==> flow/run.sh <==
#!/bin/bash
# the make line also repeats each setting of config.mk as NAME=value (left out here)
make -C /OpenROAD-flow-scripts/flow DESIGN_CONFIG=/design/flow/config.mk WORK_HOME=/design/flow/orfs CLKGATE_MAP_FILE= finish
==> flow/design.v <==
`timescale 1ns / 1ps
module pcs_10g_enc_64b66b (
    input  wire        clk,
    input  wire        rst_n,
    input  wire [63:0] xgmii_txd,    
    input  wire [7:0]  xgmii_txc,    
    output reg  [65:0] tx_block,      
    output reg         tx_block_valid,
    output reg         encode_error   
);
reg [65:0] block_next;
reg        error_next;
wire [7:0] d0 = xgmii_txd[ 7: 0];
wire [7:0] d1 = xgmii_txd[15: 8];
wire [7:0] d2 = xgmii_txd[23:16];
wire [7:0] d3 = xgmii_txd[31:24];
wire [7:0] d4 = xgmii_txd[39:32];
wire [7:0] d5 = xgmii_txd[47:40];
wire [7:0] d6 = xgmii_txd[55:48];
wire [7:0] d7 = xgmii_txd[63:56];
wire c0 = xgmii_txc[0];
wire c1 = xgmii_txc[1];
wire c2 = xgmii_txc[2];
wire c3 = xgmii_txc[3];
wire c4 = xgmii_txc[4];
wire c5 = xgmii_txc[5];
wire c6 = xgmii_txc[6];
wire c7 = xgmii_txc[7];
function [6:0] ctrl_encode;
    input [7:0] xgmii_char;
    begin
        case (xgmii_char)
            8'h07:   ctrl_encode = 7'h00;
            8'hFE:  ctrl_encode = 7'h1E;
            default:       ctrl_encode = 7'h1E;  
        endcase
    end
endfunction
function [3:0] ocode_encode;
    input [7:0] xgmii_char;
    begin
        case (xgmii_char)
            8'h9C: ocode_encode = 4'h0;
            8'h5C: ocode_encode = 4'hF;
            default:       ocode_encode = 4'h0;
        endcase
    end
endfunction
always @(*) begin
    block_next = 66'd0;
    error_next = 1'b0;
    if (xgmii_txc == 8'h00) begin
        block_next = {2'b01, xgmii_txd};
    end else if (c0 && d0 == 8'hFB && xgmii_txc[7:1] == 7'h00) begin
        block_next = {2'b10, 8'h33,
                      d7, d6, d5, d4, d3, d2, d1};
    end else if (c0 && d0 == 8'hFD && xgmii_txc[7:1] == 7'h7F) begin
        block_next = {2'b10, 8'h87,
                      ctrl_encode(d7), ctrl_encode(d6),
                      ctrl_encode(d5), ctrl_encode(d4),
                      ctrl_encode(d3), ctrl_encode(d2),
                      ctrl_encode(d1), 7'b0};
    end else if (!c0 && c1 && d1 == 8'hFD && xgmii_txc[7:2] == 6'h3F) begin
        block_next = {2'b10, 8'h99,
                      ctrl_encode(d7), ctrl_encode(d6),
                      ctrl_encode(d5), ctrl_encode(d4),
                      ctrl_encode(d3), ctrl_encode(d2),
                      d0, 6'b0};
    end else if (xgmii_txc[1:0] == 2'b00 && c2 && d2 == 8'hFD && xgmii_txc[7:3] == 5'h1F) begin
        block_next = {2'b10, 8'hAA,
                      ctrl_encode(d7), ctrl_encode(d6),
                      ctrl_encode(d5), ctrl_encode(d4),
                      ctrl_encode(d3),
                      d1, d0, 5'b0};
    end else if (xgmii_txc[2:0] == 3'b000 && c3 && d3 == 8'hFD && xgmii_txc[7:4] == 4'hF) begin
        block_next = {2'b10, 8'hB4,
                      ctrl_encode(d7), ctrl_encode(d6),
                      ctrl_encode(d5), ctrl_encode(d4),
                      d2, d1, d0, 4'b0};
    end else if (xgmii_txc[3:0] == 4'h0 && c4 && d4 == 8'hFD && xgmii_txc[7:5] == 3'h7) begin
        block_next = {2'b10, 8'hCC,
                      ctrl_encode(d7), ctrl_encode(d6),
                      ctrl_encode(d5),
                      d3, d2, d1, d0, 3'b0};
    end else if (xgmii_txc[4:0] == 5'h00 && c5 && d5 == 8'hFD && xgmii_txc[7:6] == 2'h3) begin
        block_next = {2'b10, 8'hD2,
                      ctrl_encode(d7), ctrl_encode(d6),
                      d4, d3, d2, d1, d0, 2'b0};
    end else if (xgmii_txc[5:0] == 6'h00 && c6 && d6 == 8'hFD && c7) begin
        block_next = {2'b10, 8'hE1,
                      ctrl_encode(d7),
                      d5, d4, d3, d2, d1, d0, 1'b0};
    end else if (xgmii_txc[6:0] == 7'h00 && c7 && d7 == 8'hFD) begin
        block_next = {2'b10, 8'hFF,
                      d6, d5, d4, d3, d2, d1, d0};
    end else if (xgmii_txc == 8'hF0 && c4 && d4 == 8'hFB) begin
        block_next = {2'b10, 8'h78,
                      d7, d6, d5, 4'h0, d3, d2, d1, d0};
    end else if (c0 && (d0 == 8'h9C || d0 == 8'h5C) &&
                 xgmii_txc[3:1] == 3'b000 &&
                 c4 && (d4 == 8'h9C || d4 == 8'h5C) &&
                 xgmii_txc[7:5] == 3'b000) begin
        block_next = {2'b10, 8'h2D,
                      d7, d6, d5, ocode_encode(d4),
                      d3, d2, d1, ocode_encode(d0)};
    end else if (c0 && (d0 == 8'h9C || d0 == 8'h5C) &&
                 xgmii_txc[3:1] == 3'b000 &&
                 c4 && d4 == 8'hFB &&
                 xgmii_txc[7:5] == 3'b000) begin
        block_next = {2'b10, 8'h66,
                      d7, d6, d5, 4'h0, d3, d2, d1, ocode_encode(d0)};
    end else if (xgmii_txc == 8'hFF) begin
        block_next = {2'b10, 8'h1E,
                      ctrl_encode(d7), ctrl_encode(d6),
                      ctrl_encode(d5), ctrl_encode(d4),
                      ctrl_encode(d3), ctrl_encode(d2),
                      ctrl_encode(d1), ctrl_encode(d0)};
    end else begin
        block_next = {2'b10, 8'h1E,
                      7'h1E, 7'h1E, 7'h1E, 7'h1E,
                      7'h1E, 7'h1E, 7'h1E, 7'h1E};
        error_next = 1'b1;
    end
end
always @(posedge clk or negedge rst_n) begin
    if (!rst_n) begin
        tx_block       <= {2'b10, 8'h1E, 56'd0};  
        tx_block_valid <= 1'b0;
        encode_error   <= 1'b0;
    end else begin
        tx_block       <= block_next;
        tx_block_valid <= 1'b1;
        encode_error   <= error_next;
    end
end
endmodule
`timescale 1ns / 1ps
module pcs_10g_scrambler (
    input  wire        clk,
    input  wire        rst_n,
    input  wire [65:0] tx_block_in,
    input  wire        tx_block_valid,
    output reg  [65:0] tx_block_out,
    output reg         tx_block_out_valid
);
reg [57:0] lfsr;
reg [63:0] scrambled_data;
reg [57:0] lfsr_next;
integer i;
always @(*) begin
    lfsr_next = lfsr;
    scrambled_data = 64'd0;
    for (i = 0; i < 64; i = i + 1) begin
        scrambled_data[i] = tx_block_in[i] ^ lfsr_next[38] ^ lfsr_next[57];
        lfsr_next = {lfsr_next[56:0], scrambled_data[i]};
    end
end
always @(posedge clk or negedge rst_n) begin
    if (!rst_n) begin
        lfsr               <= 58'h3FF_FFFF_FFFF_FFFF;  
        tx_block_out       <= 66'd0;
        tx_block_out_valid <= 1'b0;
    end else if (tx_block_valid) begin
        lfsr               <= lfsr_next;
        tx_block_out       <= {tx_block_in[65:64], scrambled_data};
        tx_block_out_valid <= 1'b1;
    end else begin
        tx_block_out_valid <= 1'b0;
    end
end
endmodule
`timescale 1ns / 1ps
module pcs_10g_tx_gearbox (
    input  wire        clk,         
    input  wire        rst_n,
    input  wire [65:0] tx_block,
    input  wire        tx_block_valid,
    output reg  [15:0] tx_data,
    output reg  [1:0]  tx_header,
    output reg         tx_data_valid,
    output wire        tx_ready,     
    input  wire        tx_sequence_done  
);
reg [79:0]  shift_reg;
reg [6:0]   bit_count;      
assign tx_ready = (bit_count <= 7'd16);
reg [1:0] stored_header;
reg       header_valid;
always @(posedge clk or negedge rst_n) begin
    if (!rst_n) begin
        shift_reg    <= 80'd0;
        bit_count    <= 7'd0;
        tx_data      <= 16'd0;
        tx_header    <= 2'b00;
        tx_data_valid <= 1'b0;
        stored_header <= 2'b00;
        header_valid  <= 1'b0;
    end else begin
        tx_data_valid <= 1'b0;
        if (tx_block_valid && tx_ready) begin
            stored_header <= tx_block[65:64];
            header_valid  <= 1'b1;
            shift_reg <= shift_reg | ({16'd0, tx_block[63:0]} << bit_count);
            bit_count <= bit_count + 7'd64;
        end
        if (bit_count >= 7'd16 || (tx_block_valid && tx_ready && (bit_count + 7'd64) >= 7'd16)) begin
            if (bit_count >= 7'd16) begin
                tx_data       <= shift_reg[15:0];
                tx_header     <= header_valid ? stored_header : 2'b01;
                tx_data_valid <= 1'b1;
                header_valid  <= 1'b0;
                shift_reg <= shift_reg >> 16;
                bit_count <= bit_count - 7'd16;
            end
        end
    end
end
endmodule
`timescale 1ns / 1ps
module pcs_10g_rx_gearbox (
    input  wire        clk,
    input  wire        rst_n,
    input  wire [15:0] rx_data,
    input  wire [1:0]  rx_header,
    input  wire        rx_data_valid,
    input  wire        rx_header_valid,
    output reg  [65:0] rx_block,
    output reg         rx_block_valid,
    input  wire        slip            
);
reg [81:0]  shift_reg;        
reg [6:0]   bit_count;
reg [6:0]   slip_offset;      
reg [1:0]   pending_header;
reg         has_header;
always @(posedge clk or negedge rst_n) begin
    if (!rst_n) begin
        shift_reg     <= 82'd0;
        bit_count     <= 7'd0;
        rx_block      <= 66'd0;
        rx_block_valid <= 1'b0;
        slip_offset   <= 7'd0;
        pending_header <= 2'b00;
        has_header    <= 1'b0;
    end else begin
        rx_block_valid <= 1'b0;
        if (slip) begin
            if (bit_count > 0) begin
                shift_reg <= shift_reg >> 1;
                bit_count <= bit_count - 7'd1;
            end
            if (slip_offset == 7'd65)
                slip_offset <= 7'd0;
            else
                slip_offset <= slip_offset + 7'd1;
        end
        if (rx_data_valid) begin
            shift_reg <= shift_reg | ({66'd0, rx_data} << bit_count);
            bit_count <= bit_count + 7'd16;
            if (rx_header_valid) begin
                pending_header <= rx_header;
                has_header     <= 1'b1;
            end
        end
        if (bit_count >= 7'd66) begin
            if (has_header) begin
                rx_block <= {pending_header, shift_reg[63:0]};
                shift_reg <= shift_reg >> 64;
                bit_count <= bit_count - 7'd64;
                has_header <= 1'b0;
            end else begin
                rx_block <= shift_reg[65:0];
                shift_reg <= shift_reg >> 66;
                bit_count <= bit_count - 7'd66;
            end
            rx_block_valid <= 1'b1;
        end
    end
end
endmodule
`timescale 1ns / 1ps
module pcs_10g_block_sync (
    input  wire        clk,
    input  wire        rst_n,
    input  wire [1:0]  rx_sync_header,
    input  wire        rx_valid,
    output reg         block_lock,     
    output reg         slip,           
    output reg         hi_ber,         
    output reg  [15:0] sh_valid_cnt,   
    output reg  [15:0] sh_invalid_cnt  
);
localparam [1:0] ST_LOCK_INIT = 2'd0;
localparam [1:0] ST_RESET_CNT = 2'd1;
localparam [1:0] ST_TEST_SH   = 2'd2;
localparam [1:0] ST_LOCKED    = 2'd3;
reg [1:0] state;
wire sh_valid = (rx_sync_header == 2'b01) || (rx_sync_header == 2'b10);
wire sh_invalid = !sh_valid;
reg [12:0] ber_test_cnt;      
reg [5:0]  ber_bad_cnt;       
always @(posedge clk or negedge rst_n) begin
    if (!rst_n) begin
        state          <= ST_LOCK_INIT;
        block_lock     <= 1'b0;
        slip           <= 1'b0;
        hi_ber         <= 1'b1;
        sh_valid_cnt   <= 16'd0;
        sh_invalid_cnt <= 16'd0;
        ber_test_cnt   <= 13'd0;
        ber_bad_cnt    <= 6'd0;
    end else begin
        slip <= 1'b0;  
        if (rx_valid) begin
            case (state)
                ST_LOCK_INIT: begin
                    block_lock <= 1'b0;
                    hi_ber     <= 1'b1;
                    if (sh_valid) begin
                        state        <= ST_RESET_CNT;
                        sh_valid_cnt <= 16'd1;
                    end else begin
                        slip <= 1'b1;
                    end
                end
                ST_RESET_CNT: begin
                    sh_valid_cnt   <= 16'd1;
                    sh_invalid_cnt <= 16'd0;
                    state          <= ST_TEST_SH;
                end
                ST_TEST_SH: begin
                    if (sh_valid) begin
                        sh_valid_cnt <= sh_valid_cnt + 16'd1;
                        if (sh_valid_cnt >= 64 - 1) begin
                            state      <= ST_LOCKED;
                            block_lock <= 1'b1;
                            hi_ber     <= 1'b0;
                            ber_test_cnt <= 13'd0;
                            ber_bad_cnt  <= 6'd0;
                        end
                    end else begin
                        slip  <= 1'b1;
                        state <= ST_LOCK_INIT;
                        sh_valid_cnt <= 16'd0;
                    end
                end
                ST_LOCKED: begin
                    ber_test_cnt <= ber_test_cnt + 13'd1;
                    if (sh_invalid) begin
                        sh_invalid_cnt <= sh_invalid_cnt + 16'd1;
                        ber_bad_cnt    <= ber_bad_cnt + 6'd1;
                    end
                    if (ber_test_cnt >= 13'd8191) begin
                        if (ber_bad_cnt >= 6'd16) begin
                            hi_ber     <= 1'b1;
                            block_lock <= 1'b0;
                            state      <= ST_LOCK_INIT;
                            sh_valid_cnt   <= 16'd0;
                            sh_invalid_cnt <= 16'd0;
                        end else begin
                            hi_ber <= 1'b0;
                        end
                        ber_test_cnt <= 13'd0;
                        ber_bad_cnt  <= 6'd0;
                    end
                end
                default: state <= ST_LOCK_INIT;
            endcase
        end
    end
end
endmodule
`timescale 1ns / 1ps
module pcs_10g_descrambler (
    input  wire        clk,
    input  wire        rst_n,
    input  wire [65:0] rx_block_in,
    input  wire        rx_block_valid,
    output reg  [65:0] rx_block_out,
    output reg         rx_block_out_valid
);
reg [57:0] lfsr;
reg [63:0] descrambled_data;
reg [57:0] lfsr_next;
integer i;
always @(*) begin
    lfsr_next = lfsr;
    descrambled_data = 64'd0;
    for (i = 0; i < 64; i = i + 1) begin
        descrambled_data[i] = rx_block_in[i] ^ lfsr_next[38] ^ lfsr_next[57];
        lfsr_next = {lfsr_next[56:0], rx_block_in[i]};  
    end
end
always @(posedge clk or negedge rst_n) begin
    if (!rst_n) begin
        lfsr               <= 58'h3FF_FFFF_FFFF_FFFF;
        rx_block_out       <= 66'd0;
        rx_block_out_valid <= 1'b0;
    end else if (rx_block_valid) begin
        lfsr               <= lfsr_next;
        rx_block_out       <= {rx_block_in[65:64], descrambled_data};
        rx_block_out_valid <= 1'b1;
    end else begin
        rx_block_out_valid <= 1'b0;
    end
end
endmodule
`timescale 1ns / 1ps
module pcs_10g_dec_64b66b (
    input  wire        clk,
    input  wire        rst_n,
    input  wire [65:0] rx_block,
    input  wire        rx_block_valid,
    output reg  [63:0] xgmii_rxd,
    output reg  [7:0]  xgmii_rxc,
    output reg         decode_error,    
    output reg         rx_data_valid
);
wire [1:0]  sync_header   = rx_block[65:64];
wire [7:0]  block_type    = rx_block[63:56];
wire [55:0] block_payload = rx_block[55:0];
wire [63:0] data_payload  = rx_block[63:0];
function [7:0] ctrl_decode;
    input [6:0] code;
    begin
        case (code)
            7'h00:    ctrl_decode = 8'h07;
            7'h1E:   ctrl_decode = 8'hFE;
            7'h06:     ctrl_decode = 8'h07;
            default:       ctrl_decode = 8'hFE;
        endcase
    end
endfunction
function [7:0] ocode_decode;
    input [3:0] code;
    begin
        case (code)
            4'h0: ocode_decode = 8'h9C;
            4'hF: ocode_decode = 8'h5C;
            default:    ocode_decode = 8'h9C;
        endcase
    end
endfunction
reg [63:0] rxd_next;
reg [7:0]  rxc_next;
reg        err_next;
always @(*) begin
    rxd_next = {8{8'hFE}};
    rxc_next = 8'hFF;
    err_next = 1'b0;
    if (!rx_block_valid) begin
        rxd_next = {8{8'h07}};
        rxc_next = 8'hFF;
    end else if (sync_header == 2'b01) begin
        rxd_next = data_payload;
        rxc_next = 8'h00;
    end else if (sync_header == 2'b10) begin
        case (block_type)
            8'h1E: begin
                rxd_next = {ctrl_decode(block_payload[55:49]),   
                            ctrl_decode(block_payload[48:42]),   
                            ctrl_decode(block_payload[41:35]),   
                            ctrl_decode(block_payload[34:28]),   
                            ctrl_decode(block_payload[27:21]),   
                            ctrl_decode(block_payload[20:14]),   
                            ctrl_decode(block_payload[13: 7]),   
                            ctrl_decode(block_payload[ 6: 0])};  
                rxc_next = 8'hFF;
            end
            8'h33: begin
                rxd_next = {block_payload[55:48],   
                            block_payload[47:40],   
                            block_payload[39:32],   
                            block_payload[31:24],   
                            block_payload[23:16],   
                            block_payload[15: 8],   
                            block_payload[ 7: 0],   
                            8'hFB};          
                rxc_next = 8'h01;
            end
            8'h2D: begin
                rxd_next = {block_payload[55:48],                
                            block_payload[47:40],                
                            block_payload[39:32],                
                            ocode_decode(block_payload[31:28]),  
                            block_payload[27:20],                
                            block_payload[19:12],                
                            block_payload[11: 4],                
                            ocode_decode(block_payload[ 3: 0])}; 
                rxc_next = 8'h11;
            end
            8'h66: begin
                rxd_next = {block_payload[55:48],                
                            block_payload[47:40],                
                            block_payload[39:32],                
                            8'hFB,                        
                            block_payload[27:20],                
                            block_payload[19:12],                
                            block_payload[11: 4],                
                            ocode_decode(block_payload[ 3: 0])}; 
                rxc_next = 8'h11;
            end
            8'h78: begin
                rxd_next = {block_payload[55:48],   
                            block_payload[47:40],   
                            block_payload[39:32],   
                            8'hFB,           
                            block_payload[27:20],   
                            block_payload[19:12],   
                            block_payload[11: 4],   
                            block_payload[ 3: 0], 4'b0};  
                rxc_next = 8'h10;
            end
            8'h87: begin
                rxd_next = {ctrl_decode(block_payload[55:49]),   
                            ctrl_decode(block_payload[48:42]),   
                            ctrl_decode(block_payload[41:35]),   
                            ctrl_decode(block_payload[34:28]),   
                            ctrl_decode(block_payload[27:21]),   
                            ctrl_decode(block_payload[20:14]),   
                            ctrl_decode(block_payload[13: 7]),   
                            8'hFD};                        
                rxc_next = 8'hFF;
            end
            8'h99: begin
                rxd_next = {ctrl_decode(block_payload[55:49]),   
                            ctrl_decode(block_payload[48:42]),   
                            ctrl_decode(block_payload[41:35]),   
                            ctrl_decode(block_payload[34:28]),   
                            ctrl_decode(block_payload[27:21]),   
                            ctrl_decode(block_payload[20:14]),   
                            8'hFD,                         
                            block_payload[13:6]};                 
                rxc_next = 8'hFE;
            end
            8'hAA: begin
                rxd_next = {ctrl_decode(block_payload[55:49]),   
                            ctrl_decode(block_payload[48:42]),   
                            ctrl_decode(block_payload[41:35]),   
                            ctrl_decode(block_payload[34:28]),   
                            ctrl_decode(block_payload[27:21]),   
                            8'hFD,                         
                            block_payload[20:13],                 
                            block_payload[12: 5]};                
                rxc_next = 8'hFC;
            end
            8'hB4: begin
                rxd_next = {ctrl_decode(block_payload[55:49]),   
                            ctrl_decode(block_payload[48:42]),   
                            ctrl_decode(block_payload[41:35]),   
                            ctrl_decode(block_payload[34:28]),   
                            8'hFD,                         
                            block_payload[27:20],                 
                            block_payload[19:12],                 
                            block_payload[11: 4]};                
                rxc_next = 8'hF8;
            end
            8'hCC: begin
                rxd_next = {ctrl_decode(block_payload[55:49]),   
                            ctrl_decode(block_payload[48:42]),   
                            ctrl_decode(block_payload[41:35]),   
                            8'hFD,                         
                            block_payload[34:27],                 
                            block_payload[26:19],                 
                            block_payload[18:11],                 
                            block_payload[10: 3]};                
                rxc_next = 8'hF0;
            end
            8'hD2: begin
                rxd_next = {ctrl_decode(block_payload[55:49]),   
                            ctrl_decode(block_payload[48:42]),   
                            8'hFD,                         
                            block_payload[41:34],                 
                            block_payload[33:26],                 
                            block_payload[25:18],                 
                            block_payload[17:10],                 
                            block_payload[ 9: 2]};                
                rxc_next = 8'hE0;
            end
            8'hE1: begin
                rxd_next = {ctrl_decode(block_payload[55:49]),   
                            8'hFD,                         
                            block_payload[48:41],                 
                            block_payload[40:33],                 
                            block_payload[32:25],                 
                            block_payload[24:17],                 
                            block_payload[16: 9],                 
                            block_payload[ 8: 1]};                
                rxc_next = 8'hC0;
            end
            8'hFF: begin
                rxd_next = {8'hFD,                         
                            block_payload[55:48],                 
                            block_payload[47:40],                 
                            block_payload[39:32],                 
                            block_payload[31:24],                 
                            block_payload[23:16],                 
                            block_payload[15: 8],                 
                            block_payload[ 7: 0]};                
                rxc_next = 8'h80;
            end
            default: begin
                rxd_next = {8{8'hFE}};
                rxc_next = 8'hFF;
                err_next = 1'b1;
            end
        endcase
    end else begin
        rxd_next = {8{8'hFE}};
        rxc_next = 8'hFF;
        err_next = 1'b1;
    end
end
always @(posedge clk or negedge rst_n) begin
    if (!rst_n) begin
        xgmii_rxd    <= {8{8'h07}};
        xgmii_rxc    <= 8'hFF;
        decode_error  <= 1'b0;
        rx_data_valid <= 1'b0;
    end else begin
        xgmii_rxd    <= rxd_next;
        xgmii_rxc    <= rxc_next;
        decode_error  <= err_next;
        rx_data_valid <= rx_block_valid;
    end
end
endmodule
`timescale 1ns / 1ps
module pcs_10g_ber_monitor (
    input  wire        clk,
    input  wire        rst_n,
    input  wire        block_lock,
    input  wire        hi_ber,
    input  wire [15:0] sh_invalid_cnt,
    input  wire        rx_decode_error,
    output reg         pcs_status,        
    output reg         pcs_status_ll,     
    input  wire        status_read,       
    output reg  [15:0] ber_count,         
    output reg  [7:0]  errored_block_count,  
    output reg         rx_link_up         
);
wire pcs_status_raw = block_lock & ~hi_ber;
localparam LINK_TIMER_MAX = 23'd6440000;
reg [22:0] link_timer;
always @(posedge clk or negedge rst_n) begin
    if (!rst_n) begin
        pcs_status        <= 1'b0;
        pcs_status_ll     <= 1'b0;
        ber_count         <= 16'd0;
        errored_block_count <= 8'd0;
        rx_link_up        <= 1'b0;
        link_timer        <= 23'd0;
    end else begin
        pcs_status <= pcs_status_raw;
        if (!pcs_status_raw) begin
            pcs_status_ll <= 1'b0;
        end else if (status_read) begin
            pcs_status_ll <= pcs_status_raw;
        end else if (!pcs_status_ll && pcs_status_raw) begin
            pcs_status_ll <= 1'b1;
        end
        if (!block_lock) begin
            ber_count <= 16'd0;
        end else if (hi_ber) begin
            if (ber_count != 16'hFFFF)  
                ber_count <= ber_count + 16'd1;
        end
        if (!block_lock) begin
            errored_block_count <= 8'd0;
        end else if (rx_decode_error) begin
            if (errored_block_count != 8'hFF)
                errored_block_count <= errored_block_count + 8'd1;
        end
        if (pcs_status_raw) begin
            if (link_timer >= LINK_TIMER_MAX) begin
                rx_link_up <= 1'b1;
            end else begin
                link_timer <= link_timer + 23'd1;
            end
        end else begin
            rx_link_up <= 1'b0;
            link_timer <= 23'd0;
        end
    end
end
endmodule
`timescale 1ns / 1ps
module pcs_10g_top #(
    parameter INIT_IDLE_DISPATCH = 1   
) (
    input  wire        clk,            
    input  wire        rst_n,          
    input  wire [63:0] xgmii_txd,      
    input  wire [7:0]  xgmii_txc,      
    output wire [63:0] xgmii_rxd,      
    output wire [7:0]  xgmii_rxc,      
    output wire [15:0] gth_txdata,     
    output wire [1:0]  gth_txheader,   
    output wire        gth_txdata_valid,
    input  wire [15:0] gth_rxdata,     
    input  wire [1:0]  gth_rxheader,   
    input  wire        gth_rxdata_valid,
    input  wire        gth_rxheader_valid,
    output wire        gth_txsequence_done,  
    input  wire        gth_rxgearboxslip,    
    output wire        block_lock,     
    output wire        hi_ber,         
    output wire        pcs_status,     
    output wire        rx_link_up,     
    output wire        tx_encode_err,  
    output wire        rx_decode_err,  
    output wire [15:0] ber_count,      
    output wire [7:0]  errored_blocks, 
    input  wire        status_read,    
    output wire        pcs_status_ll   
);
wire [65:0] enc_block;
wire        enc_valid;
wire        enc_error;
pcs_10g_enc_64b66b u_encoder (
    .clk            (clk),
    .rst_n          (rst_n),
    .xgmii_txd      (xgmii_txd),
    .xgmii_txc      (xgmii_txc),
    .tx_block        (enc_block),
    .tx_block_valid  (enc_valid),
    .encode_error    (enc_error)
);
assign tx_encode_err = enc_error;
wire [65:0] scr_block;
wire        scr_valid;
pcs_10g_scrambler u_scrambler (
    .clk              (clk),
    .rst_n            (rst_n),
    .tx_block_in       (enc_block),
    .tx_block_valid    (enc_valid),
    .tx_block_out      (scr_block),
    .tx_block_out_valid(scr_valid)
);
pcs_10g_tx_gearbox u_tx_gearbox (
    .clk              (clk),
    .rst_n            (rst_n),
    .tx_block          (scr_block),
    .tx_block_valid    (scr_valid),
    .tx_data           (gth_txdata),
    .tx_header         (gth_txheader),
    .tx_data_valid     (gth_txdata_valid),
    .tx_ready          (),
    .tx_sequence_done  (1'b1)
);
assign gth_txsequence_done = 1'b1;
wire [65:0] rgbox_block;
wire        rgbox_valid;
wire        slip_cmd;
pcs_10g_rx_gearbox u_rx_gearbox (
    .clk              (clk),
    .rst_n            (rst_n),
    .rx_data           (gth_rxdata),
    .rx_header         (gth_rxheader),
    .rx_data_valid     (gth_rxdata_valid),
    .rx_header_valid   (gth_rxheader_valid),
    .rx_block          (rgbox_block),
    .rx_block_valid    (rgbox_valid),
    .slip              (slip_cmd)
);
wire        blk_lock;
wire        blk_hi_ber;
wire [15:0] blk_sh_valid;
wire [15:0] blk_sh_invalid;
pcs_10g_block_sync u_block_sync (
    .clk              (clk),
    .rst_n            (rst_n),
    .rx_sync_header    (rgbox_block[65:64]),
    .rx_valid          (rgbox_valid),
    .block_lock        (blk_lock),
    .slip              (slip_cmd),
    .hi_ber            (blk_hi_ber),
    .sh_valid_cnt      (blk_sh_valid),
    .sh_invalid_cnt    (blk_sh_invalid)
);
assign block_lock = blk_lock;
assign hi_ber     = blk_hi_ber;
wire [65:0] dscr_block;
wire        dscr_valid;
pcs_10g_descrambler u_descrambler (
    .clk                (clk),
    .rst_n              (rst_n),
    .rx_block_in         (rgbox_block),
    .rx_block_valid      (rgbox_valid & blk_lock),
    .rx_block_out        (dscr_block),
    .rx_block_out_valid  (dscr_valid)
);
wire [63:0] dec_rxd;
wire [7:0]  dec_rxc;
wire        dec_error;
wire        dec_valid;
pcs_10g_dec_64b66b u_decoder (
    .clk              (clk),
    .rst_n            (rst_n),
    .rx_block          (dscr_block),
    .rx_block_valid    (dscr_valid),
    .xgmii_rxd         (dec_rxd),
    .xgmii_rxc         (dec_rxc),
    .decode_error      (dec_error),
    .rx_data_valid     (dec_valid)
);
assign xgmii_rxd   = dec_rxd;
assign xgmii_rxc   = dec_rxc;
assign rx_decode_err = dec_error;
pcs_10g_ber_monitor u_ber_monitor (
    .clk                 (clk),
    .rst_n               (rst_n),
    .block_lock          (blk_lock),
    .hi_ber              (blk_hi_ber),
    .sh_invalid_cnt      (blk_sh_invalid),
    .rx_decode_error     (dec_error),
    .pcs_status          (pcs_status),
    .pcs_status_ll       (pcs_status_ll),
    .status_read         (status_read),
    .ber_count           (ber_count),
    .errored_block_count (errored_blocks),
    .rx_link_up          (rx_link_up)
);
endmodule
==> flow/constraint.sdc <==
create_clock -name core_clock -period 2.58 [get_ports {clk}]
set_input_delay 0.5160 -clock core_clock [delete_from_list [all_inputs] [get_ports {clk}]]
set_output_delay 0.5160 -clock core_clock [all_outputs]
set_load 0.01 [all_outputs]
==> flow/config.mk <==
export PLATFORM = sky130hd
export DESIGN_NAME = pcs_10g_top
export DESIGN_NICKNAME = pcs_10g_top
export VERILOG_FILES = /design/flow/design.v
export SDC_FILE = /design/flow/constraint.sdc
export NUM_CORES = 4
export LEC_CHECK = 0
export ABC_AREA = 0
export CAP_MARGIN = 30
export CELL_PAD_IN_SITES_DETAIL_PLACEMENT = 2
export CORE_ASPECT_RATIO = 1.38
export CORE_MARGIN = 2
export CORE_UTILIZATION = 51
export CTS_CLUSTER_DIAMETER = 175
export GPL_ROUTABILITY_DRIVEN = 0
export GPL_TIMING_DRIVEN = 0
export HOLD_SLACK_MARGIN = 0.18
export MIN_ROUTING_LAYER = met2
export PLACE_DENSITY_LB_ADDON = 0.15
export SLEW_MARGIN = 30
export TNS_END_PERCENT = 50
==> job_summary.md, run 1 <==
### Flow metrics

| Metric | Value |
|---|---|
| Die area | `80800 µm²` |
| Die x size | `243 µm` |
| Cell area leaders | `dfrtp_1 (37%), dfstp_2 (10%), nand2_1 (6.5%), o21ai_0 (5.1%), xnor2_1 (4.5%)` |
| Top-Level Pins | `219` |
| Row count | `120` |
| Xor+xnor area frac | `6.80%` |
| Compound Share, Synth | `20.2%` |
| Post-Syn Instances | `4327` |
| Ys async rst share | `100%` |
| Status | `stopped before the end` |
| Yosys cell types | `90` |
| Simple-Gate Area Share | `15.6%` |
| Adder Area Share | `0.469%` |
| Placeable Area | `77600 µm²` |
| Ys cells | `4327` |
| Largest area contributor in the netlist | `dfrtp_1` |
| Post-Syn Area per Cell | `9.26 µm²` |
| Yosys stat area | `40000 µm²` |
| Count of library flops with an enable pin | `0` |
| Yosys warns | `8` |
| Top logic family | `AND-OR/OR-AND gates` |
| Synth Cell Area | `40000 µm²` |
| Ys flop type | `dfrtp_1` |
| Fp util | `51.6%` |
| Seq/Total Area, Yosys | `47.2%` |
| Top-count cell post-synth | `nand2_1` |
| Most frequent cells after synthesis | `nand2_1 (690), dfrtp_1 (592), o21ai_0 (410)` |
| Stop err | `[ERROR DPL-0033] detailed placement checks failed during check placement.` |
| #FFs+latches synth | `747` |
| Fail Step | `detailed placement (3_5_place_dp)` |
| Die Y | `333 µm` |
| IO buf count | `187` |
| Max-area cell share | `37.0%` |
| Mux cell area share | `4.76%` |
[through the flow]
step / worst slack, ps / instances / instance area [µm²] / hold slack [ps]
after floorplan: -236 / 4328 / 40300 / 220
after global placement: -32020 / 5552 / 43500 / 395
==> inputs of run 2 (changes only) <==
- ABC_AREA: 0 -> unset
- CAP_MARGIN: 30 -> 20
- CELL_PAD_IN_SITES_DETAIL_PLACEMENT: 2 -> unset
- CORE_ASPECT_RATIO: 1.38 -> unset
- CORE_UTILIZATION: 51 -> 40
- CTS_CLUSTER_DIAMETER: 175 -> unset
- GPL_ROUTABILITY_DRIVEN: 0 -> unset
- GPL_TIMING_DRIVEN: 0 -> unset
- HOLD_SLACK_MARGIN: 0.18 -> unset
- MIN_ROUTING_LAYER: met2 -> unset
- PLACE_DENSITY_LB_ADDON: 0.15 -> unset
- SETUP_SLACK_MARGIN: unset -> 0.03
- SLEW_MARGIN: 30 -> 20
- TNS_END_PERCENT: 50 -> unset
- clock period: 2.58 -> 4.13 ns (I/O delays scaled with it)
==> job_summary.md, run 2 <==
### Flow metrics

| Metric | Value |
|---|---|
| Status | `finished clean` |
| Worst Setup End Kind | `flop` |
| Die area | `103000 µm²` |
| Synth Cell Area | `40000 µm²` |
| Main power group | `sequential cells` |
| Filler cell count | `9420` |
| Seq/Total Area, Yosys | `47.2%` |
| GRT Residual Overflow | `0` |
| Yosys stat area | `40000 µm²` |
| Compound Share, Synth | `20.2%` |
| Final hold viol count | `0` |
| Final Net Count | `4552` |
| Total power | `26.5 mW` |
| Comb pwr share | `30.2%` |
| Crit path top cell by count | `buf_4` |
| RR Startpoint | `u_rx_gearbox.bit_count[1]` |
| Int Power | `16.8 mW` |
| Ys async rst share | `100%` |
| Simple-Gate Area Share | `15.6%` |
| Cts bufs inserted | `85` |
| Worst Reg-to-Reg Cells | `13` |
| WP buf/inv | `5` |
| Hold WS | `97.9 ps` |
| Setup TNS Final | `0 ps` |
| Max Cap Violations | `0` |
| CP Cell Sequence | `inv_1, ha_1, or3b_2, nor3_1, buf_4, nand2b_4, clkinv_2, buf_4, buf_4, nor2_1, a31o_2, nand2_1, xnor2_1` |
| First-pass GRT wire length | `204000 µm` |
| Cell area leaders | `dfrtp_1 (37%), dfstp_2 (10%), nand2_1 (6.5%), o21ai_0 (5.1%), xnor2_1 (4.5%)` |
| Clk latency of the worst-skew pair | `660 ps` |
| Final core utilization | `47.0%` |
| Via count | `34240` |
| Iteration-0 DRC count of the detailed router | `4563` |
| Yosys warns | `8` |
| Fmax | `292 MHz` |
| Post-DP HPWL | `90700 µm` |
| Fp util | `40.2%` |
| CTS H-tree lvls | `3` |
| First-pass iteration count of the detailed router | `14` |
| Crit path from | `u_rx_gearbox.bit_count[1]` |
| CTS root buffer | `clkbuf_16` |
| Top logic family | `AND-OR/OR-AND gates` |
| Largest net degree at the start of global routing | `145` |
| Count of tool warnings | `46` |
| Final antenna-violating net count | `0` |
| Crit path to | `u_rx_gearbox.bit_count[4]` |
| Post-CTS Setup Bufs | `0` |
| Mux cell area share | `4.76%` |
| Clock slew at reported path FFs | `60 ps` |
| Die x size | `320 µm` |
| Count of library flops with an enable pin | `0` |
| Crit path DRT | `4700 ps` |
| Worst EP arrival | `3990 ps` |
| P_comb | `8.00 mW` |
| Sequential power | `10.7 mW` |
| Worst-Margin Slew | `1100 ps` |
| CP Depth | `13` |
| Clock share of power | `29.4%` |
| Period minus WS final | `3430 ps` |
| Clock Power | `7.81 mW` |
| Reg-to-reg slack, setup | `700 ps` |
| GPL Wtd Cong | `0.944` |
| Flop pwr share | `40.4%` |
| Routed WL per cell | `22.4 µm` |
| Post-Syn Instances | `4327` |
| Row count | `116` |
| Area growth, synth to finish | `17.0%` |
| Top-Level Pins | `219` |
| Initial antenna violation count | `0` |
| Wirelength, routed | `130000 µm` |
| Yosys cell types | `90` |
| Ys flop type | `dfrtp_1` |
| Post-Syn Area per Cell | `9.26 µm²` |
| RSZ-0062 raised after global routing | `no` |
| Pleak | `20.0 nW` |
| Switching share of power | `36.6%` |
| #FFs+latches synth | `747` |
| Worst r2r dst | `u_rx_gearbox.bit_count[4]` |
| Xor+xnor area frac | `6.80%` |
| Placeable Area | `99700 µm²` |
| Crit Path Max Fanout | `64` |
| Vias in the first global route | `33002` |
| WS Path Type | `flop to flop` |
| Worst Skew | `27.2 ps` |
| Adder Area Share | `0.469%` |
| Clock sinks | `747` |
| Worst VDD drop | `0.372 mV` |
| Clock Path Buffers | `3` |
| Slew Viols, Final | `0` |
| Tot GR Track Use | `25.2%` |
| Min-delay worst type | `primary input to asynchronous set/reset pin` |
| Most frequent cells after synthesis | `nand2_1 (690), dfrtp_1 (592), o21ai_0 (410)` |
| Hold_buf cts | `0` |
| Detail-routed via count per cell | `5.90` |
| Largest stage delay, worst path | `650 ps` |
| Largest area contributor in the netlist | `dfrtp_1` |
| Top-count cell post-synth | `nand2_1` |
| Slew headroom | `26.1%` |
| TritonCTS clock tree | `built` |
| Count of final setup violators | `0` |
| IO buf count | `215` |
| Worst Setup Start Kind | `flop` |
| Crit-path leading delay family | `buffers and inverters` |
| Pwr/cell area | `566 nW/µm²` |
| Die Y | `320 µm` |
| Sw power | `9.70 mW` |
| Post_cts resized | `0` |
| Number of remaining DRC errors | `0` |
| Tcrit/Tclk final | `83.0%` |
| Ys cells | `4327` |
| Max-area cell share | `37.0%` |
| Critical-path top delay cell | `buf_4` |
==> run 2: cell type report <==
type                       count  area [µm²]  area share (%)
antenna                        1        2.50         0.00534
clock buffer                 114        2400            5.12
clock inverter                40         533            1.14
inverter                     151         568            1.21
multi-input combinational   3072       19200            41.1
sequential                   747       18900            40.3
tap                         1298        1620            3.47
timing repair buffer         384        3590            7.67
==> run 2: metrics by stage <==
stage	instance area (µm²)	std cells	worst slack, ps
global placement	43900	5652	285
floorplan	40100	4328	728
detailed placement	43900	5652	248
finish	46900	5807	703
CTS	46900	5806	698
global route	46900	5806	431
==> run 2: metal layers <==
metal | vias to the layer above | share of wire [%] | global-route usage (%)
met2 | 1481 | 41 | 35.7
met1 | 16818 | 48 | 38.8
met5 | - | 0 | 0
met4 | 0 | 2.9 | 7.46
met3 | 245 | 7.8 | 4.34
li1 | 15696 | - | -
==> inputs of run 3 (changes only) <==
- CORE_UTILIZATION: 40 -> 71
- CTS_CLUSTER_DIAMETER: unset -> 240
- CTS_CLUSTER_SIZE: unset -> 70
- GPL_TIMING_DRIVEN: unset -> 1
- MAX_ROUTING_LAYER: unset -> met5
- PLACE_DENSITY_LB_ADDON: unset -> 0.11
- SETUP_SLACK_MARGIN: 0.03 -> -0.18
- TNS_END_PERCENT: unset -> 80
- clock period: 4.13 -> 1.83 ns (I/O delays scaled with it)
==> job_summary.md, run 3 <==
### Flow metrics

| Metric | Value |
|---|---|
| Ys cells | `4327` |
| Most frequent cells after synthesis | `nand2_1 (690), dfrtp_1 (592), o21ai_0 (410)` |
| Max-area cell share | `37.0%` |
| Mux cell area share | `4.76%` |
| Xor+xnor area frac | `6.80%` |
| Ys flop type | `dfrtp_1` |
| Adder Area Share | `0.469%` |
| Yosys warns | `8` |
| Stop err | `[ERROR GRT-0232] Routing congestion too high. Check the congestion heatmap in the GUI.` |
| Largest area contributor in the netlist | `dfrtp_1` |
| Row count | `87` |
| IO buf count | `215` |
| Dpl ws | `-1230 ps` |
| #FFs+latches synth | `747` |
| Status | `stopped before the end` |
| Ys async rst share | `100%` |
| Top-count cell post-synth | `nand2_1` |
| Die Y | `241 µm` |
| Die area | `58300 µm²` |
| Tot GR Track Use | `79.7%` |
| Seq/Total Area, Yosys | `47.2%` |
| Placeable Area | `56100 µm²` |
| Synth Cell Area | `40000 µm²` |
| Fail Step | `global routing (5_1_grt)` |
| Top-Level Pins | `219` |
| Simple-Gate Area Share | `15.6%` |
| Compound Share, Synth | `20.2%` |
| Post-Syn Instances | `4327` |
| Clock Path Buffers | `3` |
| Post-DP HPWL | `107000 µm` |
| Top logic family | `AND-OR/OR-AND gates` |
| Clock sinks | `747` |
| Count of library flops with an enable pin | `0` |
| GPL Wtd Cong | `1.06` |
| Inst Count DP | `5614` |
| Cts bufs inserted | `14` |
| Die x size | `241 µm` |
| CTS root buffer | `clkbuf_16` |
| Yosys cell types | `90` |
| Post-Syn Area per Cell | `9.26 µm²` |
| Cell area leaders | `dfrtp_1 (37%), dfstp_2 (10%), nand2_1 (6.5%), o21ai_0 (5.1%), xnor2_1 (4.5%)` |
| Fp util | `71.4%` |
| Yosys stat area | `40000 µm²` |
| CTS H-tree lvls | `1` |
| GRT Residual Overflow | `18` |
==> run 3: per-layer routing <==
metal,overflow,GRT usage [%]
met5,0,50.1
met4,6,77.1
met3,5,68.7
met2,6,92.2
met1,1,79.7
==> run 3: what timing repair did <==
action | CTS
hold buffers | 1
resized | 365
pin swaps | 103
cloned | 31
endpoints found under the hold margin | 142
endpoints found under the setup margin | 406
setup buffers | 71
==> run 3: through the flow <==
stage                     power [mW]  util (%)  cell area [µm²]  hold WS [ps]
after CTS                       55.0      91.3            51200           209
after global placement          43.8      85.8            48100           260
after detailed placement        45.4      85.8            48100           265
after floorplan                 36.2         -            41100          70.4
==> inputs of run 4 (changes only) <==
- ABC_AREA: unset -> 1
- CELL_PAD_IN_SITES_GLOBAL_PLACEMENT: unset -> 1
- CORE_ASPECT_RATIO: unset -> 0.66
- CORE_UTILIZATION: 71 -> 58
- CTS_CLUSTER_DIAMETER: 240 -> 146
- CTS_CLUSTER_SIZE: 70 -> unset
- GPL_TIMING_DRIVEN: 1 -> unset
- MAX_ROUTING_LAYER: met5 -> unset
- MIN_ROUTING_LAYER: unset -> met2
- PLACE_DENSITY_LB_ADDON: 0.11 -> 0.01
- SETUP_SLACK_MARGIN: -0.18 -> 0.46
- TNS_END_PERCENT: 80 -> unset
- clock period: 1.83 -> 2.41 ns (I/O delays scaled with it)
==> job_summary.md, run 4 <==
### Flow metrics

| Metric | Value |
|---|---|
| Status | `stopped before the end` |
| Fail Step | `global routing (5_1_grt)` |
| Stop err | `[ERROR GRT-0116] Global routing finished with congestion. Check the congestion regions in the DRC Viewer.` |
| Post-Syn Area per Cell | `7.54 µm²` |
| Count of library flops with an enable pin | `0` |
| Mux cell area share | `0.0789%` |
| Clock sinks | `747` |
| Ys async rst share | `100%` |
| CTS H-tree lvls | `3` |
| Yosys cell types | `75` |
| GPL Wtd Cong | `1.46` |
| Placeable Area | `72700 µm²` |
| Simple-Gate Area Share | `24.1%` |
| Largest area contributor in the netlist | `dfrtp_1` |
| Dpl cell area | `49600 µm²` |
| Die area | `76000 µm²` |
| Clock Path Buffers | `3` |
| Adder Area Share | `0.438%` |
| Tot GR Track Use | `87.7%` |
| Die Y | `225 µm` |
| CTS root buffer | `clkbuf_16` |
| Ys flop type | `dfrtp_1` |
| Seq/Total Area, Yosys | `44.1%` |
| Top-Level Pins | `219` |
| IO buf count | `215` |
| Row count | `80` |
| Max-area cell share | `34.6%` |
| Yosys warns | `8` |
| Post-Syn Instances | `5677` |
| Top-count cell post-synth | `nand2_1` |
| Cell area leaders | `dfrtp_1 (35%), nand2_1 (14%), dfstp_2 (9.5%), o21ai_0 (5.8%), a21oi_1 (4.6%)` |
| Yosys stat area | `42800 µm²` |
| #FFs+latches synth | `747` |
| Fp util | `58.9%` |
| Synth Cell Area | `42800 µm²` |
| Ys cells | `5677` |
| GRT Residual Overflow | `1311` |
| Top logic family | `simple AND/OR/NAND/NOR gates` |
| Cts bufs inserted | `73` |
| Compound Share, Synth | `19.0%` |
| Post-DP HPWL | `123000 µm` |
| Xor+xnor area frac | `4.71%` |
| Most frequent cells after synthesis | `nand2_1 (1544), dfrtp_1 (592), o21ai_0 (494)` |
| Die x size | `338 µm` |
run 4: routing by layer:
metal,overflow,GRT usage [%]
met4,65,67.3
met5,138,86.2
met2,100,87.4
met1,-,-
met3,1008,100
run 4: repair_timing:
item	in CTS
endpoints found under the setup margin	463
gates resized	358
endpoints found under the hold margin	19
buffers inserted	70
cloned	18
hold buffers	1
pin swaps	78
run 4: metrics by stage:
stage | TNS (ps) | cells | worst slack [ps] | total power [mW]
floorplan | 0 | 5678 | 226 | 28.5
global placement | -36050 | 7123 | -675 | 34.5
detailed placement | -38820 | 7123 | -721 | 35.0
CTS | 0 | 7345 | 184 | 48.4
==> inputs of run 5 (changes only) <==
- ABC_AREA: 1 -> unset
- CELL_PAD_IN_SITES_GLOBAL_PLACEMENT: 1 -> unset
- CORE_ASPECT_RATIO: 0.66 -> unset
- CORE_UTILIZATION: 58 -> 70
- CTS_CLUSTER_DIAMETER: 146 -> 28
- CTS_CLUSTER_SIZE: unset -> 42
- MIN_ROUTING_LAYER: met2 -> unset
- PLACE_DENSITY_LB_ADDON: 0.01 -> unset
- SETUP_SLACK_MARGIN: 0.46 -> 0.41
- clock period: 2.41 -> 1.65 ns (I/O delays scaled with it)
==> job_summary.md, run 5 <==
### Flow metrics

| Metric | Value |
|---|---|
| Post-Syn Area per Cell | `9.26 µm²` |
| Die Y | `243 µm` |
| Mux cell area share | `4.76%` |
| Synth Cell Area | `40000 µm²` |
| Seq/Total Area, Yosys | `47.2%` |
| Xor+xnor area frac | `6.80%` |
| Ys flop type | `dfrtp_1` |
| GPL Wtd Cong | `1.06` |
| Dpl ws | `-1310 ps` |
| Most frequent cells after synthesis | `nand2_1 (690), dfrtp_1 (592), o21ai_0 (410)` |
| Yosys stat area | `40000 µm²` |
| Simple-Gate Area Share | `15.6%` |
| Yosys cell types | `90` |
| Die area | `59100 µm²` |
| Top-count cell post-synth | `nand2_1` |
| Cell area leaders | `dfrtp_1 (37%), dfstp_2 (10%), nand2_1 (6.5%), o21ai_0 (5.1%), xnor2_1 (4.5%)` |
| Post-DP HPWL | `106000 µm` |
| Inst Count DP | `5694` |
| #FFs+latches synth | `747` |
| Fp util | `70.9%` |
| Stop err | `[ERROR DPL-0038] Utilization greater than 100%, impossible to legalize` |
| Adder Area Share | `0.469%` |
| Status | `stopped before the end` |
| Top logic family | `AND-OR/OR-AND gates` |
| Largest area contributor in the netlist | `dfrtp_1` |
| Row count | `87` |
| Ys async rst share | `100%` |
| Ys cells | `4327` |
| Top-Level Pins | `219` |
| Yosys warns | `8` |
| Die x size | `243 µm` |
| Fail Step | `clock tree synthesis (4_1_cts)` |
| Compound Share, Synth | `20.2%` |
| IO buf count | `215` |
| Count of library flops with an enable pin | `0` |
| Placeable Area | `56500 µm²` |
| Post-Syn Instances | `4327` |
| Max-area cell share | `37.0%` |
## run 5: stage by stage
step | total power, mW | cell area (µm²) | setup TNS (ps) | utilization (%)
floorplan | 40.7 | 41300 | -251050 | -
global placement | 48.7 | 48700 | -245550 | 86.2
detailed placement | 50.9 | 48700 | -270780 | 86.2
==> inputs of run 6 (changes only) <==
- CAP_MARGIN: 20 -> 5
- CORE_UTILIZATION: 70 -> 66
- CTS_CLUSTER_DIAMETER: 28 -> unset
- CTS_CLUSTER_SIZE: 42 -> 70
- GPL_TIMING_DRIVEN: unset -> 1
- HOLD_SLACK_MARGIN: unset -> 0.25
- MAX_ROUTING_LAYER: unset -> met5
- PLACE_DENSITY: unset -> 0.6
- SETUP_SLACK_MARGIN: 0.41 -> 0.63
- TNS_END_PERCENT: unset -> 80
- clock period: 1.65 -> 2.42 ns (I/O delays scaled with it)
==> job_summary.md, run 6 <==
### Flow metrics

| Metric | Value |
|---|---|
| Ys flop type | `dfrtp_1` |
| Placeable Area | `60100 µm²` |
| Status | `stopped before the end` |
| Seq/Total Area, Yosys | `47.2%` |
| Largest area contributor in the netlist | `dfrtp_1` |
| Top logic family | `AND-OR/OR-AND gates` |
| Stop err | `[ERROR GRT-0232] Routing congestion too high. Check the congestion heatmap in the GUI.` |
| Post-DP HPWL | `91200 µm` |
| CTS H-tree lvls | `3` |
| Max-area cell share | `37.0%` |
| Simple-Gate Area Share | `15.6%` |
| Adder Area Share | `0.469%` |
| Fp util | `66.6%` |
| Dpl ws | `-723 ps` |
| Mux cell area share | `4.76%` |
| Top-Level Pins | `219` |
| Post-Syn Area per Cell | `9.26 µm²` |
| Die Y | `250 µm` |
| Ys cells | `4327` |
| Cell area leaders | `dfrtp_1 (37%), dfstp_2 (10%), nand2_1 (6.5%), o21ai_0 (5.1%), xnor2_1 (4.5%)` |
| GRT Residual Overflow | `262` |
| Tot GR Track Use | `76.7%` |
| CTS root buffer | `clkbuf_16` |
| Fail Step | `global routing (5_1_grt)` |
| Ys async rst share | `100%` |
| Yosys warns | `8` |
| GPL Wtd Cong | `1.00` |
| Row count | `90` |
| Clock Path Buffers | `3` |
| Die x size | `250 µm` |
| Die area | `62700 µm²` |
| Yosys stat area | `40000 µm²` |
| Synth Cell Area | `40000 µm²` |
| Post-Syn Instances | `4327` |
| Count of library flops with an enable pin | `0` |
| Xor+xnor area frac | `6.80%` |
| Clock sinks | `747` |
| Compound Share, Synth | `20.2%` |
| Yosys cell types | `90` |
| Most frequent cells after synthesis | `nand2_1 (690), dfrtp_1 (592), o21ai_0 (410)` |
| Top-count cell post-synth | `nand2_1` |
| #FFs+latches synth | `747` |
| Cts bufs inserted | `78` |
| IO buf count | `215` |
| Dpl cell area | `46500 µm²` |
-- run 6: what timing repair did --
action	4_1_cts
pin swaps	212
buffers inserted	127
hold buffers	2
setup endpoints to repair	641
endpoints found under the hold margin	298
gates cloned	29
resized	510
-- run 6: metal layers --
metal / global-route usage, % / GRT overflow
met1: 77.4 / 5
met2: 92.8 / 121
met3: 60.7 / 6
met4: 74.8 / 125
met5: 40.2 / 5
-- run 6: through the flow --
stage          hold slack (ps)  cells
4_1_cts                    344   5773
3_5_place_dp               428   5469
3_3_place_gp               427   5469
2_1_floorplan              188   4328
==> inputs of run 7 (changes only) <==
- ABC_AREA: unset -> 1
- CAP_MARGIN: 5 -> 0
- CORE_UTILIZATION: 66 -> 72
- CTS_CLUSTER_SIZE: 70 -> 100
- GPL_TIMING_DRIVEN: 1 -> unset
- HOLD_SLACK_MARGIN: 0.25 -> unset
- MAX_ROUTING_LAYER: met5 -> unset
- PLACE_DENSITY: 0.6 -> 0.38
- SETUP_SLACK_MARGIN: 0.63 -> 0.26
- TNS_END_PERCENT: 80 -> 5
- clock period: 2.42 -> 4.88 ns (I/O delays scaled with it)
==> job_summary.md, run 7 <==
### Flow metrics

| Metric | Value |
|---|---|
| Worst r2r dst | `u_rx_gearbox.shift_reg[59]` |
| Fp util | `72.7%` |
| Post-Syn Area per Cell | `7.54 µm²` |
| WS Path Type | `flop to flop` |
| Top-Level Pins | `219` |
| Count of final setup violators | `0` |
| Crit path top cell by count | `nand2_4` |
| #FFs+latches synth | `747` |
| Logic area | `20700 µm²` |
| Ys async rst share | `100%` |
| Adder Area Share | `0.438%` |
| Yosys cell types | `75` |
| Simple-Gate Area Share | `24.1%` |
| Final hold viol count | `0` |
| Mux cell area share | `0.0789%` |
| Fmax | `238 MHz` |
| Routed WL per cell | `25.1 µm` |
| Total power | `23.9 mW` |
| Crit Path Max Fanout | `89` |
| Worst Skew | `74.9 ps` |
| Row count | `89` |
| Clk latency of the worst-skew pair | `690 ps` |
| Wirelength, routed | `165000 µm` |
| Min-delay worst type | `primary input to asynchronous set/reset pin` |
| Crit-path leading delay family | `buffers and inverters` |
| Filler cell count | `3543` |
| Worst EP arrival | `4750 ps` |
| Post_cts resized | `0` |
| Pwr/cell area | `500 nW/µm²` |
| Placeable Area | `58900 µm²` |
| Max Cap Violations | `0` |
| Post-CTS Setup Bufs | `0` |
| CTS H-tree lvls | `3` |
| Seq/Total Area, Yosys | `44.1%` |
| Worst setup margin | `670 ps` |
| Reg-to-reg slack, setup | `670 ps` |
| Compound Share, Synth | `19.0%` |
| Die area | `61400 µm²` |
| Synth Cell Area | `42800 µm²` |
| Slew headroom | `28.3%` |
| Worst-Margin Slew | `1070 ps` |
| Ys flop type | `dfrtp_1` |
| Largest stage delay, worst path | `930 ps` |
| Largest area contributor in the netlist | `dfrtp_1` |
| Via count | `46345` |
| Cts bufs inserted | `75` |
| Inst Count DP | `6446` |
| Worst VDD drop | `0.441 mV` |
| WP buf/inv | `5` |
| Setup TNS Final | `0 ps` |
| Worst Setup End Kind | `flop` |
| Final antenna-violating net count | `0` |
| Int Power | `13.6 mW` |
| Count of tool warnings | `42` |
| Flop pwr share | `39.4%` |
| Number of remaining DRC errors | `0` |
| Storage cell area | `18900 µm²` |
| Switching share of power | `43.2%` |
| Iteration-0 DRC count of the detailed router | `9862` |
| GRT Residual Overflow | `0` |
| Sw power | `10.3 mW` |
| Top logic family | `simple AND/OR/NAND/NOR gates` |
| Max-area cell share | `34.6%` |
| RSZ-0062 raised after global routing | `no` |
| Clock share of power | `25.5%` |
| CP Cell Sequence | `clkinv_1, ha_1, nand2_1, inv_2, nand2_2, nand2_4, nand2_8, nand2_4, inv_4, nand2_4, inv_4, nor2_8, inv_6, nand2_1, a22oi_1` |
| Post-Layout Cell Count | `6593` |
| Clock Power | `6.10 mW` |
| Post-Syn Instances | `5677` |
| Dpl ws | `919 ps` |
| Count of library flops with an enable pin | `0` |
| Pleak | `21.9 nW` |
| Crit path from | `u_rx_gearbox.bit_count[5]` |
| Clock Path Buffers | `3` |
| CTS root buffer | `clkbuf_16` |
| Final Net Count | `5862` |
| Worst Reg-to-Reg Cells | `15` |
| Largest net degree at the start of global routing | `111` |
| Worst Setup Start Kind | `flop` |
| Top-count cell post-synth | `nand2_1` |
| Cell area leaders | `dfrtp_1 (35%), nand2_1 (14%), dfstp_2 (9.5%), o21ai_0 (5.8%), a21oi_1 (4.6%)` |
| RR Startpoint | `u_rx_gearbox.bit_count[5]` |
| Yosys warns | `8` |
| Sequential power | `9.42 mW` |
| First-pass iteration count of the detailed router | `14` |
| GPL Wtd Cong | `1.07` |
| Die x size | `248 µm` |
| First-pass GRT wire length | `254000 µm` |
| Crit path DRT | `5420 ps` |
| Xor+xnor area frac | `4.71%` |
| Most frequent cells after synthesis | `nand2_1 (1544), dfrtp_1 (592), o21ai_0 (494)` |
| Critical-path top delay cell | `dfrtp_1` |
| Area growth, synth to finish | `11.8%` |
| Clock slew at reported path FFs | `60 ps` |
| Yosys stat area | `42800 µm²` |
| IO buf count | `215` |
| Period minus WS final | `4210 ps` |
| Initial antenna violation count | `13` |
| Die Y | `248 µm` |
| Status | `finished clean` |
| Clock sinks | `747` |
| Hold_buf cts | `0` |
| Post-DP HPWL | `102000 µm` |
| Tcrit/Tclk final | `86.3%` |
| Comb pwr share | `35.1%` |
| TritonCTS clock tree | `built` |
| Vias in the first global route | `43807` |
| CP Depth | `15` |
| Crit path to | `u_rx_gearbox.shift_reg[59]` |
| P_comb | `8.39 mW` |
| Ys cells | `5677` |
| Slew Viols, Final | `0` |
| Tot GR Track Use | `53.6%` |
| Main power group | `sequential cells` |
| Detail-routed via count per cell | `7.03` |
## run 7: cell type report
class,count,share of cell area (%)
Antenna cell,8,0.0418
Clock buffer,114,4.65
Clock inverter,24,0.648
Inverter,497,3.94
Multi-Input combinational cell,4138,43.3
Sequential cell,747,39.5
Tap cell,773,2.02
Timing Repair Buffer,292,5.92
## run 7: stage by stage
stage	utilization (%)	hold WS (ps)	area, µm²
after global routing	81.2	450	47800
final	81.3	382	47900
after CTS	81.2	445	47800
after floorplan	-	425	42800
after global placement	76.9	454	45300
after detailed placement	76.9	459	45300
## run 7: layer usage
layer | global-route usage (%) | vias up | wire length (µm)
li1 | - | 19052 | -
met1 | 66.5 | 21008 | 54300
met2 | 76.6 | 4822 | 68000
met3 | 23.4 | 1449 | 28300
met4 | 34.0 | 14 | 14600
met5 | 0.238 | - | 92
==> inputs of run 8 (changes only) <==
- ABC_AREA: 1 -> unset
- CAP_MARGIN: 0 -> 20
- CORE_UTILIZATION: 72 -> 27
- CTS_CLUSTER_SIZE: 100 -> unset
- PLACE_DENSITY: 0.38 -> unset
- SETUP_SLACK_MARGIN: 0.26 -> unset
- TNS_END_PERCENT: 5 -> unset
- clock period: 4.88 -> 4.13 ns (I/O delays scaled with it)
==> job_summary.md, run 8 <==
### Flow metrics

| Metric | Value |
|---|---|
| Initial antenna violation count | `0` |
| Clock Path Buffers | `3` |
| Clock Power | `8.30 mW` |
| CP Depth | `11` |
| Largest net degree at the start of global routing | `125` |
| Top-count cell post-synth | `nand2_1` |
| Crit Path Max Fanout | `12` |
| First-pass iteration count of the detailed router | `9` |
| P_comb | `7.87 mW` |
| GPL Wtd Cong | `0.934` |
| Sequential power | `10.7 mW` |
| Fmax | `288 MHz` |
| Dpl cell area | `44800 µm²` |
| Filler cell count | `15146` |
| Routed WL per cell | `21.0 µm` |
| Reg-to-reg slack, setup | `660 ps` |
| Total power | `26.9 mW` |
| Tot GR Track Use | `17.5%` |
| Post-DP HPWL | `95500 µm` |
| Main power group | `sequential cells` |
| Post-Syn Instances | `4327` |
| Row count | `141` |
| Worst EP arrival | `4040 ps` |
| Mux cell area share | `4.76%` |
| Worst Setup End Kind | `flop` |
| Placeable Area | `147000 µm²` |
| Final antenna-violating net count | `0` |
| IO buf count | `215` |
| Number of remaining DRC errors | `0` |
| Synth Cell Area | `40000 µm²` |
| Worst-Margin Slew | `1250 ps` |
| Crit path to | `u_rx_gearbox.shift_reg[18]` |
| Switching share of power | `35.8%` |
| Worst VDD drop | `0.274 mV` |
| CP Cell Sequence | `inv_1, ha_1, or3b_2, nor3_1, nand2b_4, clkinv_2, nor2_1, nand2_1, nand2_1, a21oi_1, o221a_2` |
| Worst setup margin | `657 ps` |
| Largest stage delay, worst path | `600 ps` |
| Ys async rst share | `100%` |
| Simple-Gate Area Share | `15.6%` |
| RR Startpoint | `u_rx_gearbox.bit_count[1]` |
| Die x size | `389 µm` |
| Clock share of power | `30.8%` |
| Top-Level Pins | `219` |
| Count of final setup violators | `0` |
| Hold_buf cts | `0` |
| Xor+xnor area frac | `6.80%` |
| GRT Residual Overflow | `0` |
| Crit path DRT | `4690 ps` |
| Worst Setup Start Kind | `flop` |
| Pwr/cell area | `562 nW/µm²` |
| Status | `finished clean` |
| CTS H-tree lvls | `3` |
| Cell area leaders | `dfrtp_1 (37%), dfstp_2 (10%), nand2_1 (6.5%), o21ai_0 (5.1%), xnor2_1 (4.5%)` |
| Post_cts resized | `0` |
| Worst Skew | `28.7 ps` |
| Flop pwr share | `39.9%` |
| Count of tool warnings | `40` |
| Adder Area Share | `0.469%` |
| Final hold viol count | `0` |
| Max-area cell share | `37.0%` |
| Iteration-0 DRC count of the detailed router | `4260` |
| Worst r2r dst | `u_rx_gearbox.shift_reg[18]` |
| Yosys cell types | `90` |
| Dpl ws | `332 ps` |
| Pleak | `20.1 nW` |
| Yosys warns | `8` |
| RSZ-0062 raised after global routing | `no` |
| Int Power | `17.3 mW` |
| Max Cap Violations | `0` |
| Final Net Count | `4554` |
| Min-delay worst type | `primary input to asynchronous set/reset pin` |
| Tcrit/Tclk final | `84.1%` |
| Crit-path leading delay family | `simple AND/OR/NAND/NOR gates` |
| Count of library flops with an enable pin | `0` |
| Die area | `151000 µm²` |
| Clock slew at reported path FFs | `60 ps` |
| Setup TNS Final | `0 ps` |
| Sw power | `9.64 mW` |
| #FFs+latches synth | `747` |
| Clock sinks | `747` |
| Vias in the first global route | `32977` |
| Slew Viols, Final | `0` |
| Yosys stat area | `40000 µm²` |
| Wirelength, routed | `136000 µm` |
| WP buf/inv | `2` |
| First-pass GRT wire length | `209000 µm` |
| Post-Syn Area per Cell | `9.26 µm²` |
| Largest area contributor in the netlist | `dfrtp_1` |
| CTS root buffer | `clkbuf_16` |
| Die Y | `389 µm` |
| Compound Share, Synth | `20.2%` |
| Slew headroom | `15.8%` |
| WS Path Type | `flop to flop` |
| Period minus WS final | `3470 ps` |
| Most frequent cells after synthesis | `nand2_1 (690), dfrtp_1 (592), o21ai_0 (410)` |
| TritonCTS clock tree | `built` |
| Ys cells | `4327` |
| Worst Reg-to-Reg Cells | `11` |
| Clk latency of the worst-skew pair | `690 ps` |
| Post-CTS Setup Bufs | `0` |
| Crit path from | `u_rx_gearbox.bit_count[1]` |
| Design Area, Final | `47900 µm²` |
| Via count | `34531` |
| Crit path top cell by count | `nand2_1` |
| Ys flop type | `dfrtp_1` |
| Fp util | `27.2%` |
| Comb pwr share | `29.3%` |
| Area growth, synth to finish | `19.6%` |
| Top logic family | `AND-OR/OR-AND gates` |
| Cts bufs inserted | `86` |
| Critical-path top delay cell | `nand2_1` |
| Detail-routed via count per cell | `5.36` |
| Seq/Total Area, Yosys | `47.2%` |
-- run 8: metrics by stage --
step           instances  util, %  hold WS [ps]
2_1_floorplan       4328        -           370
3_3_place_gp        6285     30.4           457
3_5_place_dp        6285     30.4           456
4_1_cts             6446     32.5           202
5_1_grt             6446     32.5           213
6_report            6447     32.5           168
-- run 8: layout make-up --
type	count	area (µm²)	share of cell area [%]
antenna	1	2.50	0.00523
clock buffer	116	2420	5.05
clock inverter	45	672	1.40
inverter	151	568	1.19
multi-input combinational	3072	19300	40.2
sequential	747	18900	39.5
tap	1930	2410	5.04
timing repair buffer	385	3660	7.64
-- run 8: routing by layer --
metal / wire length (µm) / track usage [%]
met5: 0 / 0
met3: 10500 / 3.39
met2: 57600 / 25.2
met1: 63600 / 26.1
met4: 3920 / 5.45
==> inputs of run 9 (changes only) <==
- CORE_UTILIZATION: 27 -> 42
- CTS_CLUSTER_SIZE: unset -> 70
- GPL_TIMING_DRIVEN: unset -> 1
- MAX_ROUTING_LAYER: unset -> met5
- PLACE_DENSITY_LB_ADDON: unset -> 0.11
- TNS_END_PERCENT: unset -> 80
- clock period: 4.13 -> 2.99 ns (I/O delays scaled with it)
==> job_summary.md, run 9 <==
### Flow metrics

| Metric | Value |
|---|---|
| Cell area leaders | `dfrtp_1 (37%), dfstp_2 (10%), nand2_1 (6.5%), o21ai_0 (5.1%), xnor2_1 (4.5%)` |
| Top-Level Pins | `219` |
| Fp util | `42.3%` |
| Met3 Use GR | `4.33%` |
| RR Startpoint | `u_descrambler.rx_block_out[60]` |
| Die x size | `313 µm` |
| Ys cells | `4327` |
| Count of final setup violators | `0` |
| WS Path Type | `primary input to flop` |
| Post-DP HPWL | `95400 µm` |
| Final antenna-violating net count | `0` |
| Ys flop type | `dfrtp_1` |
| Largest net degree at the start of global routing | `129` |
| Filler cell count | `8897` |
| Crit-path leading delay family | `simple AND/OR/NAND/NOR gates` |
| Busiest grt layer | `met1` |
| Tot GR Track Use | `26.6%` |
| Count of library flops with an enable pin | `0` |
| Total power | `37.2 mW` |
| Status | `finished clean` |
| Period minus WS final | `2840 ps` |
| Detail-routed via count per cell | `5.79` |
| Worst Reg-to-Reg Cells | `8` |
| Wirelength, routed | `133000 µm` |
| Most frequent cells after synthesis | `nand2_1 (690), dfrtp_1 (592), o21ai_0 (410)` |
| Placeable Area | `94700 µm²` |
| Mux cell area share | `4.76%` |
| Crit Path Max Fanout | `15` |
| Compound Share, Synth | `20.2%` |
| First-pass iteration count of the detailed router | `9` |
| RSZ-0062 raised after global routing | `no` |
| Pwr/cell area | `765 nW/µm²` |
| Cts bufs inserted | `86` |
| Final Net Count | `4755` |
| First-pass GRT wire length | `206000 µm` |
| Reg-to-reg slack, setup | `160 ps` |
| Main power group | `sequential cells` |
| Crit path DRT | `3550 ps` |
| Worst Setup Start Kind | `primary input` |
| Clock share of power | `29.5%` |
| Worst setup margin | `153 ps` |
| Dpl ws | `-500 ps` |
| Int Power | `23.8 mW` |
| Die Y | `313 µm` |
| Adder Area Share | `0.469%` |
| Clock Path Buffers | `3` |
| P_comb | `11.4 mW` |
| Post-Syn Area per Cell | `9.26 µm²` |
| Ys async rst share | `100%` |
| Yosys warns | `8` |
| GPL Wtd Cong | `0.951` |
| Met2 GRT Util | `39.4%` |
| Slew headroom | `46.1%` |
| Yosys stat area | `40000 µm²` |
| Clock sinks | `747` |
| Critical-path top delay cell | `or4_1` |
| Crit path top cell by count | `buf_4` |
| Yosys cell types | `90` |
| CP Cell Sequence | `clkdlybuf4s50_1, or4_1, buf_4, nor4_2, nand2b_4, buf_4, a211oi_1, or3_1, a31oi_1` |
| Hold WS | `436 ps` |
| Fmax | `352 MHz` |
| Via count | `34657` |
| Routed WL per cell | `22.2 µm` |
| Worst EP arrival | `3400 ps` |
| Clock slew at reported path FFs | `60 ps` |
| Clock Power | `11.0 mW` |
| Met1 Use GR | `40.8%` |
| Flop pwr share | `39.8%` |
| Slew Viols, Final | `0` |
| Largest stage delay, worst path | `670 ps` |
-- run 9: what timing repair did --
item                                    CTS  global route
resized                                   0             3
hold buffers                              1             0
hold endpoints to repair                  9             0
endpoints found under the setup margin    0            11
buffers inserted                          0             0
-- run 9: layer usage --
| layer | share of wire (%) | vias to the layer above | routed length [µm] |
|---|---|---|---|
| met5 | 0 | - | 0 |
| li1 | - | 16113 | - |
| met1 | 47 | 16874 | 62800 |
| met2 | 43 | 1473 | 57500 |
| met4 | 1.9 | 0 | 2470 |
| met3 | 7.5 | 197 | 9990 |
-- run 9: metrics by stage --
step	util [%]	area, µm²	TNS, ps	std cells
3_3_place_gp	48.2	45600	-16040	5820
2_1_floorplan	-	40100	0	4328
3_5_place_dp	48.2	45600	-18370	5820
5_1_grt	51.3	48600	0	5981
4_1_cts	51.3	48600	0	5981
6_report	51.3	48600	0	5981
-- run 9: area by class of cell --
type | instances | area, µm² | area share, %
Sequential cell | 747 | 18900 | 38.8
Clock buffer | 124 | 2540 | 5.22
Inverter | 151 | 568 | 1.17
Tap cell | 1265 | 1580 | 3.25
Multi-Input combinational cell | 3072 | 19300 | 39.6
Timing Repair Buffer | 586 | 5340 | 11.0
Clock inverter | 36 | 445 | 0.916
Power is estimated from default activity; no workload was simulated.
